==> flow/design.v (excerpt) <==
module UT_TOP (
    clk, 
    rst_n, 
    in_valid, 
    in_time,
    out_valid, 
    out_display, 
    out_day
);
Size in the first run: ~2400 cells after synthesis, ~86 flip-flops.
Settings: LEC_CHECK=0, ABC_AREA=1, CAP_MARGIN=20, CORE_MARGIN=2, CORE_UTILIZATION=71, CTS_CLUSTER_DIAMETER=281, CTS_CLUSTER_SIZE=74, HOLD_SLACK_MARGIN=0.29, MIN_ROUTING_LAYER=met1, PLACE_DENSITY_LB_ADDON=0.0, SETUP_SLACK_MARGIN=-0.73, SLEW_MARGIN=20; clock period 13.3 ns.
run.sh (not shown) runs the stock make flow with config.mk's settings and CLKGATE_MAP_FILE=.
The first run ended with an error in 5_1_grt (GRT-0232).
Then changed:
- ABC_AREA: 1 -> unset
- CORE_MARGIN: 2 -> 7
- CORE_UTILIZATION: 71 -> 17
- CTS_CLUSTER_DIAMETER: 281 -> unset
- CTS_CLUSTER_SIZE: 74 -> unset
- HOLD_SLACK_MARGIN: 0.29 -> unset
- PLACE_DENSITY: unset -> 0.86
- PLACE_DENSITY_LB_ADDON: 0.0 -> unset
- clock period: 13.3 -> 12.1 ns (I/O delays scaled with it)
Result:
- The new run finished with negative setup slack left
- synthesized cell count came out lower by roughly a tenth
- synthesized area came out higher by a few percent
- die size came out higher to 4.5 times its value
Then changed:
- CORE_MARGIN: 7 -> 2
- CORE_UTILIZATION: 17 -> 65
- MIN_ROUTING_LAYER: met1 -> unset
- PLACE_DENSITY: 0.86 -> unset
- SETUP_SLACK_MARGIN: -0.73 -> unset
- clock period: 12.1 -> 13.2 ns (I/O delays scaled with it)
What happened: The changed run finished but failed the layout checks on negative setup slack; area after synthesis is unchanged; sequential share of layout area climbs by 0.84 points; cell area drops by 7.3%; non-clock buffer count drops by 21; hold slack degrades by 22 ps; final cell count drops by 24%; utilization climbs by 58 points; wire length climbs by 2.7%.
Then changed:
- ABC_AREA: unset -> 1
- CORE_UTILIZATION: 65 -> 70
- PLACE_DENSITY_LB_ADDON: unset -> 0.16
Outcome:
- With this change the flow aborted during 5_1_grt, error GRT-0232
- area after synthesis decreases by 3.2%
- die size goes down by 9.9%
- synthesized cell count went up by 10%
Then changed:
- ABC_AREA: 1 -> unset
- CORE_UTILIZATION: 70 -> 40
- PLACE_DENSITY_LB_ADDON: 0.16 -> unset
- clock period: 13.2 -> 15.0 ns (I/O delays scaled with it)
Now the flow went through all stages and came out clean.
Synthesized cell count is lower by 9.4%.
Die size is higher by 78%.
Area after synthesis is higher by 3.4%.
Then changed:
- CORE_UTILIZATION: 40 -> 43
- CTS_CLUSTER_DIAMETER: unset -> 130
- CTS_CLUSTER_SIZE: unset -> 98
- SETUP_SLACK_MARGIN: unset -> -1.3
After rerunning: With this change the flow ran to the end with violations: negative setup slack. Clock-buffer cell count grows by 2. Die area shrinks by a few percent. Core utilization grows by 1.0 points. Via count shrinks slightly. Worst setup slack gets worse by 590 ps. Hold slack gets better by 17 ps. Clock skew shrinks by 5.1 ps.


UT_TOP again, from the RTL that the note above started with.
make LEC_CHECK=0 CAP_MARGIN=20 CORE_MARGIN=7 CORE_UTILIZATION=64 CTS_CLUSTER_DIAMETER=67 MIN_ROUTING_LAYER=met1 PLACE_DENSITY_LB_ADDON=0.05 SETUP_SLACK_MARGIN=-0.73 SLEW_MARGIN=20 finish   # period 12.1 ns
The starting point completed and failed the layout checks on setup timing.
==> next run, changes <==
ABC_AREA = 1   (was unset)
CORE_MARGIN = 2   (was 7)
CORE_UTILIZATION = 72   (was 64)
CTS_CLUSTER_DIAMETER = 129   (was 67)
CTS_CLUSTER_SIZE = 29   (was unset)
clock period = 8.99 ns   (was 12.1 ns; I/O delays follow)
Outcome: The new run failed in global routing (5_1_grt). Synthesized area decreases by 3.2%. Die area is lower by 24%. Synthesized cell count grows by 10%.
==> next run, changes <==
ABC_AREA = unset   (was 1)
CORE_UTILIZATION = 40   (was 72)
CTS_CLUSTER_DIAMETER = unset   (was 129)
CTS_CLUSTER_SIZE = unset   (was 29)
MIN_ROUTING_LAYER = unset   (was met1)
PLACE_DENSITY_LB_ADDON = unset   (was 0.05)
SETUP_SLACK_MARGIN = unset   (was -0.73)
clock period = 14.8 ns   (was 8.99 ns; I/O delays follow)
Result:
- The changed run produced a clean layout
- synthesized cell count goes down by 9.4%
- die size climbs by 83%
- synthesized area came out higher by 3.4%
